==> flow/design.v (excerpt) <==
module mips (
        input  wire        clk,
        input  wire        rst,
        input  wire [4:0]  ra3,
        input  wire [31:0] instr,
        input  wire [31:0] rd_dm,
        output wire        we_dm,
        output wire [31:0] pc_current,
        output wire [31:0] alu_out,
        output wire [31:0] wd_dm,
        output wire [31:0] rd3,
        output wire [31:0] wd_rf,
        output wire [4:0] rf_wa
    );
Settings: LEC_CHECK=0, ABC_AREA=1, CAP_MARGIN=5, CELL_PAD_IN_SITES_DETAIL_PLACEMENT=1, CORE_MARGIN=5, CORE_UTILIZATION=40, CTS_CLUSTER_DIAMETER=293, CTS_CLUSTER_SIZE=58, GPL_TIMING_DRIVEN=0, MAX_ROUTING_LAYER=met4, MIN_ROUTING_LAYER=met1, PLACE_DENSITY_LB_ADDON=0.06, SETUP_SLACK_MARGIN=0.41, SLEW_MARGIN=20; clock period 19.7 ns.
run.sh (not shown) runs the stock make flow with config.mk's settings and CLKGATE_MAP_FILE=.
The first run aborted during global routing (5_1_grt).
==> next run, changes <==
ABC_AREA = not set   (was 1)
CAP_MARGIN = 20   (was 5)
CELL_PAD_IN_SITES_DETAIL_PLACEMENT = not set   (was 1)
CORE_MARGIN = 2   (was 5)
CORE_UTILIZATION = 58   (was 40)
CTS_CLUSTER_DIAMETER = not set   (was 293)
CTS_CLUSTER_SIZE = not set   (was 58)
GPL_TIMING_DRIVEN = not set   (was 0)
MAX_ROUTING_LAYER = not set   (was met4)
MIN_ROUTING_LAYER = not set   (was met1)
PLACE_DENSITY = 0.6   (was not set)
PLACE_DENSITY_LB_ADDON = not set   (was 0.06)
SETUP_SLACK_MARGIN = 3.91   (was 0.41)
clock period = 14.9 ns   (was 19.7 ns; I/O delays follow)
This time the run finished but fails on negative setup slack.
Die size falls by 36%.
Synthesized area drops by 4.9%.
Synthesized cell count came out lower by 38%.
==> next run, changes <==
CORE_UTILIZATION = 68   (was 58)
CTS_CLUSTER_DIAMETER = 40   (was not set)
SETUP_SLACK_MARGIN = 4.75   (was 3.91)
clock period = 16.2 ns   (was 14.9 ns; I/O delays follow)
Now the flow failed in global routing (5_1_grt) (GRT-0116). Synthesized area is unchanged. Die area fell by about a fifth. Synthesized cell count does not change.
==> next run, changes <==
CTS_CLUSTER_DIAMETER = 351   (was 40)
CTS_CLUSTER_SIZE = 95   (was not set)
SETUP_SLACK_MARGIN = 1.0   (was 4.75)
TNS_END_PERCENT = 10   (was not set)
clock period = 11.6 ns   (was 16.2 ns; I/O delays follow)
Result: The changed run never finished: it broke off in global routing (5_1_grt). Synthesized area does not change. Die area stays the same. Synthesized cell count is unchanged.
==> next run, changes <==
CORE_UTILIZATION = 21   (was 68)
CTS_CLUSTER_DIAMETER = not set   (was 351)
CTS_CLUSTER_SIZE = not set   (was 95)
TNS_END_PERCENT = not set   (was 10)
clock period = 19.0 ns   (was 11.6 ns; I/O delays follow)
Effect: With this change the flow passed the timing, DRC and antenna checks. Area after synthesis does not change. Synthesized cell count stays the same. Die size came out higher to 3.2 times its value.

========
Setup of nickel:
Starting RTL as in the previous note.
clock: 15.2 ns
lec_check: 0
cap_margin: 20
cell_pad_in_sites_global_placement: 1
core_aspect_ratio: 1.12
core_margin: 2
core_utilization: 58
gpl_timing_driven: 1
max_routing_layer: met4
place_density_lb_addon: 0.21
setup_slack_margin: 2.58
slew_margin: 25
tns_end_percent: 5
The flow ended early for nickel: it failed with a tool error in global routing (5_1_grt).
### nickel -> raven
Settings: removing MAX_ROUTING_LAYER (formerly met4); removing GPL_TIMING_DRIVEN (formerly 1); changing SETUP_SLACK_MARGIN from 2.58 to -0.96; removing CELL_PAD_IN_SITES_GLOBAL_PLACEMENT (formerly 1); removing TNS_END_PERCENT (formerly 5); changing SLEW_MARGIN from 25 to 20; setting PLACE_DENSITY to 0.6 for the first time; removing PLACE_DENSITY_LB_ADDON (formerly 0.21); removing CORE_ASPECT_RATIO (formerly 1.12); changing the clock period (ns, I/O delays scaled along) from 15.2 to 16.2.
--- outcome ---
The final report for raven shows a completed flow and a layout that fails verification, specifically setup timing. Cell count after placement came out lower on raven than on nickel. raven has die span in x above what nickel had. The die area of raven and that of nickel are within noise of each other. From nickel to raven, maximum buffer depth of the clock tree did not move at all. Summary of raven over nickel: area reported by Yosys stat has remained practically unchanged, final RePlAce weighted congestion fell by about 1.3%, post-place setup slack increased by 0.094 ns relative to the old numbers, synthesized cell count roughly the same, HPWL reported at the end of detailed placement went down.
Modified inputs, indigo compared to raven
Settings: a change of CORE_UTILIZATION from 58 to 72; an added CTS_CLUSTER_SIZE of 10; a change of SETUP_SLACK_MARGIN from -0.96 to 1.32; an added ABC_AREA of 1; an added CTS_CLUSTER_DIAMETER of 366; a change of the clock period (ns, I/O delays scaled along) from 16.2 to 4.48.
Run status, indigo: aborted in global routing (5_1_grt), error GRT-0116
In the metrics for raven and indigo, the one carrying the higher count of distinct cell types in the synthesized netlist is raven.
Against raven, indigo reports a post-synthesis sequential area ratio that is lower.
indigo: synthesized chip area reported by yosys 5.1% above raven
Comparing indigo against raven, there is no change at all in number of sinks driven by the clock tree.
Input changes introduced in willow (baseline for comparison: indigo):
Settings: CTS_CLUSTER_SIZE: 10 -> 100; CORE_UTILIZATION: 72 -> 71.
--- outcome ---
No final results exist for willow, since it was stopped by error GRT-0116 during global routing (5_1_grt).
Number of primary I/O pins delta (willow -> indigo): insignificant
In willow, total CTS buffers is lower than in indigo.
willow against indigo: number of levels the H-tree was split into went down by 2; synthesized netlist cell count was more or less identical; standard cell core area went up by about 1.4%; cell area reported after detailed placement essentially unchanged; cell count after placement now sits at about the same level.
In the floorplan summary, willow is listed with a die area greater than that of indigo.
Core utilization at floorplan, willow and indigo: higher on indigo
Post-CTS repair timing setup buffer count: lower on indigo

========
Starting RTL as in the previous note.
export LEC_CHECK = 0
export CAP_MARGIN = 20
export CELL_PAD_IN_SITES_GLOBAL_PLACEMENT = 1
export CORE_ASPECT_RATIO = 1.12
export CORE_MARGIN = 2
export CORE_UTILIZATION = 65
export GPL_TIMING_DRIVEN = 1
export MAX_ROUTING_LAYER = met4
export PLACE_DENSITY = 0.6
export SETUP_SLACK_MARGIN = -1.07
export SLEW_MARGIN = 25
export TNS_END_PERCENT = 5
create_clock -name core_clock -period 15.2 [get_ports {clk}]
The starting point ended with an error in global routing.
Change:
CAP_MARGIN = 10   (was 20)
CELL_PAD_IN_SITES_GLOBAL_PLACEMENT = 0   (was 1)
CORE_UTILIZATION = 72   (was 65)
PLACE_DENSITY = unset   (was 0.6)
PLACE_DENSITY_LB_ADDON = 0.21   (was unset)
SETUP_SLACK_MARGIN = -0.9   (was -1.07)
clock period = 9.47 ns   (was 15.2 ns; I/O delays follow)
Result: The changed run died in clock tree synthesis on DPL-0033; synthesized area is unchanged; synthesized cell count stays the same; die area falls by 9.6%.
Change:
CAP_MARGIN = 20   (was 10)
CELL_PAD_IN_SITES_GLOBAL_PLACEMENT = unset   (was 0)
CORE_ASPECT_RATIO = unset   (was 1.12)
CORE_UTILIZATION = 55   (was 72)
GPL_TIMING_DRIVEN = unset   (was 1)
MAX_ROUTING_LAYER = unset   (was met4)
PLACE_DENSITY = 0.43   (was unset)
PLACE_DENSITY_LB_ADDON = unset   (was 0.21)
SETUP_SLACK_MARGIN = 1.0   (was -0.9)
SLEW_MARGIN = 20   (was 25)
TNS_END_PERCENT = unset   (was 5)
clock period = 18.5 ns   (was 9.47 ns; I/O delays follow)
After rerunning: The new run finished with timing, DRC and antenna clean. Synthesized cell count does not change. Die size rises by 31%. Synthesized area stays the same.
Change:
CORE_UTILIZATION = 66   (was 55)
CTS_CLUSTER_DIAMETER = 29   (was unset)
PLACE_DENSITY = 0.6   (was 0.43)
SETUP_SLACK_MARGIN = -1.04   (was 1.0)
clock period = 14.9 ns   (was 18.5 ns; I/O delays follow)
After rerunning: The new run aborted during global routing on GRT-0116; die area goes down by 17%; area after synthesis is unchanged; synthesized cell count does not change.
Change:
CORE_UTILIZATION = 40   (was 66)
CTS_CLUSTER_DIAMETER = unset   (was 29)
SETUP_SLACK_MARGIN = 1.0   (was -1.04)
clock period = 20.0 ns   (was 14.9 ns; I/O delays follow)
The changed run completed without violations.
Area after synthesis does not change.
Synthesized cell count is unchanged.
Die area came out higher by 64%.

========
job 8522:
mips again, from the RTL that the note above started with.
make LEC_CHECK=0 CAP_MARGIN=20 CELL_PAD_IN_SITES_DETAIL_PLACEMENT=2 CELL_PAD_IN_SITES_GLOBAL_PLACEMENT=3 CORE_ASPECT_RATIO=0.7 CORE_MARGIN=7 CORE_UTILIZATION=60 CTS_CLUSTER_DIAMETER=384 CTS_CLUSTER_SIZE=35 GPL_ROUTABILITY_DRIVEN=0 GPL_TIMING_DRIVEN=0 MAX_ROUTING_LAYER=met5 PLACE_DENSITY=0.43 SETUP_SLACK_MARGIN=-0.54 SLEW_MARGIN=25 TNS_END_PERCENT=5 finish   # period 11.8 ns
Job 8522 did not finish; the tool stopped in 3_1_place_gp_skip_io with error GPL-0301.
What job 4929 does differently from job 8522 at the input level:
Settings: removing CTS_CLUSTER_SIZE (formerly 35); setting PLACE_DENSITY_LB_ADDON to 0.21 for the first time; changing CORE_ASPECT_RATIO from 0.7 to 1.82; setting HOLD_SLACK_MARGIN to 0.25 for the first time; changing MAX_ROUTING_LAYER from met5 to met4; removing CELL_PAD_IN_SITES_DETAIL_PLACEMENT (formerly 2); changing SLEW_MARGIN from 25 to 40; removing CTS_CLUSTER_DIAMETER (formerly 384); removing PLACE_DENSITY (formerly 0.43); changing the clock period (ns, I/O delays scaled along) from 11.8 to 15.2.
From job 8522 to job 4929 the numbers moved as follows: async set-or-reset flop fraction in the synthesized netlist roughly the same; core outline area higher; die boundary height higher.
As far as netlist area before placement goes, job 8522 and job 4929 are indistinguishable; the numbers are identical.
Diff job 4929..job 8522 | multiplexer share of the synthesized area | unchanged
Comparing job 4929 against job 8522, there is no change at all in average footprint of a synthesized cell.
Job 8522 → job 4929: total number of placement rows climbed about 60%; die area barely changed.
Reported for job 8522 and job 4929, synthesized cell count turned out identical to the last digit.
Relative to job 8522, initial standard-cell utilization of the core has decreased by 0.24 points in job 4929.
Job 8522 did not run to completion, as it errored out during 3_1_place_gp_skip_io.
Job 4929 did not finish; a tool error ended it in 3_1_place_gp_skip_io.
Edits applied to the flow inputs when going from job 4929 to job 332:
Settings: swapping 40 for 25 in SLEW_MARGIN; clearing GPL_ROUTABILITY_DRIVEN, which used to be 0; swapping 7 for 2 in CORE_MARGIN; clearing HOLD_SLACK_MARGIN, which used to be 0.25; swapping 1.82 for 1.12 in CORE_ASPECT_RATIO; swapping 60 for 72 in CORE_UTILIZATION; clearing SETUP_SLACK_MARGIN, which used to be -0.54; swapping 0 for 1 in GPL_TIMING_DRIVEN; swapping 3 for 0 in CELL_PAD_IN_SITES_GLOBAL_PLACEMENT; swapping 15.2 for 11.5 in the clock period (ns, I/O delays scaled along).
## What came out
FAIL job 332 @ 5_1_grt: tool exited with error
Compared with job 4929, in job 332 number of instances in the synthesized netlist flat, horizontal extent of the die up 13%, vertical extent of the die down 29%.
Diff job 4929 -> job 332: chip area in the Yosys report neither gained nor lost much; die area shrank by 38000 sq um; core box area shrank by about 17%; total cells reported by yosys after synthesis did not really move; initial standard-cell utilization of the core shows an increase of 12 points.
Job 332 -> job 4929: post-synthesis net count delta 0, exact match
diff inputs: job 332 => job 3806
Settings: clearing TNS_END_PERCENT, which used to be 5; putting PLACE_DENSITY at 0.6 where nothing was set; putting SETUP_SLACK_MARGIN at 1.0 where nothing was set; swapping 72 for 40 in CORE_UTILIZATION; clearing GPL_TIMING_DRIVEN, which used to be 1; clearing PLACE_DENSITY_LB_ADDON, which used to be 0.21; swapping 25 for 20 in SLEW_MARGIN; clearing CORE_ASPECT_RATIO, which used to be 1.12; clearing MAX_ROUTING_LAYER, which used to be met4; clearing CELL_PAD_IN_SITES_GLOBAL_PLACEMENT, which used to be 0; swapping 11.5 for 19.0 in the clock period (ns, I/O delays scaled along).
## What came out
Job 3806 ran to completion and came out clean on the timing, DRC and antenna checks. Re deepest clock path buffer count: no difference whatsoever between job 332 and job 3806. Compared job 332 against job 3806; cell count listed in synth_stat.txt within noise. Number of clock buffers inserted by TritonCTS in job 3806 is 7 above job 332. Reported for job 332 and job 3806, area after synthesis turned out identical to the last digit. Min die footprint across job 332 and job 3806: job 332. Re number of gates given a new drive strength after cts: job 3806 is about 60% down on job 332. Die width grows by more than a quarter when moving from job 332 to job 3806. Relative to job 332, worst slack at placement increased by 3.86 ns in job 3806. Summary of job 3806 over job 332: synthesized-area fraction occupied by xor and xnor cells flat, core outline area now larger.
#### Input delta (job 3054 over job 3806)
Settings: SETUP_SLACK_MARGIN now -0.96, was 1.0; CORE_UTILIZATION now 66, was 40; MAX_ROUTING_LAYER now met4, previously not set; CTS_CLUSTER_DIAMETER now 33, previously not set; the clock period (ns, I/O delays scaled along) now 16.2, was 19.0.
[summary]
What ended job 3054 was a tool error in 5_1_grt; the run never finished. Per the comparison of job 3054 with job 3806, yosys stat chip area saw little to no change; vertical die size saw a decrease; H-tree level count saw an increase; floorplan row count saw a decrease. The width of the chip of job 3054 falls short of that of job 3806 by 22%. Of job 3054 and job 3806, it is job 3054 that has the higher clock buffer count from CTS.
Setup changes, job 3054 to job 7096
Settings: a deleted CTS_CLUSTER_DIAMETER that had been 33; an added CTS_CLUSTER_SIZE of 41; a deleted MAX_ROUTING_LAYER that had been met4; a change of CORE_UTILIZATION from 66 to 68; an added HOLD_SLACK_MARGIN of 0.3.
### Flow results
5_1_grt: job 3054 exited with error
Status: job 7096 FAILED at 5_1_grt (tool error)
Compared to job 3054, job 7096 has number of buffers inserted during clock tree synthesis 89 lower.
Number of I/O pins: job 7096 vs job 3054 identical
Row number of buffers inserted to repair setup after CTS: job 7096 lower / job 3054 higher
Of job 3054 and job 7096, the higher die outline height belongs to job 3054.
Re number of distinct standard cells referenced by the synthesized netlist: no difference whatsoever between job 7096 and job 3054.
[job 7096] count of instances resized after the clock tree is built fell about 30% relative to job 3054
Going from job 3054 to job 7096, placement row count has decreased, core area lower.

========
Starting RTL as in the previous note.
clock: 15.2 ns
lec_check: 0
cap_margin: 20
cell_pad_in_sites_global_placement: 1
core_aspect_ratio: 1.12
core_margin: 2
core_utilization: 63
gpl_timing_driven: 1
max_routing_layer: met4
place_density: 0.64
setup_slack_margin: -1.07
slew_margin: 25
tns_end_percent: 5
The first run stopped in 5_1_grt on ODB-0269.
Then changed:
CORE_UTILIZATION = 58   (was 63)
PLACE_DENSITY = 0.6   (was 0.64)
SETUP_SLACK_MARGIN = 2.58   (was -1.07)
clock period = 10.6 ns   (was 15.2 ns; I/O delays follow)
=>
- The changed run ended with an error in 5_1_grt
- die area grows by a little under a tenth
- synthesized cell count is unchanged
- synthesized area stays the same
Then changed:
CELL_PAD_IN_SITES_GLOBAL_PLACEMENT = not set   (was 1)
CORE_ASPECT_RATIO = not set   (was 1.12)
CORE_UTILIZATION = 65   (was 58)
CTS_CLUSTER_DIAMETER = 29   (was not set)
GPL_TIMING_DRIVEN = not set   (was 1)
SETUP_SLACK_MARGIN = 3.91   (was 2.58)
SLEW_MARGIN = 20   (was 25)
TNS_END_PERCENT = not set   (was 5)
clock period = 14.9 ns   (was 10.6 ns; I/O delays follow)
=>
- The changed run never finished: it broke off in 5_1_grt (GRT-0116)
- synthesized cell count is unchanged
- synthesized area is unchanged
- die area decreases by roughly a tenth
Then changed:
CORE_UTILIZATION = 68   (was 65)
CTS_CLUSTER_DIAMETER = not set   (was 29)
CTS_CLUSTER_SIZE = 40   (was not set)
HOLD_SLACK_MARGIN = 0.3   (was not set)
MAX_ROUTING_LAYER = not set   (was met4)
SETUP_SLACK_MARGIN = -0.96   (was 3.91)
clock period = 16.2 ns   (was 14.9 ns; I/O delays follow)
The new run failed in 5_1_grt, error GRT-0116.
Synthesized cell count stays the same.
Die size goes down by 4.4%.
Area after synthesis does not change.
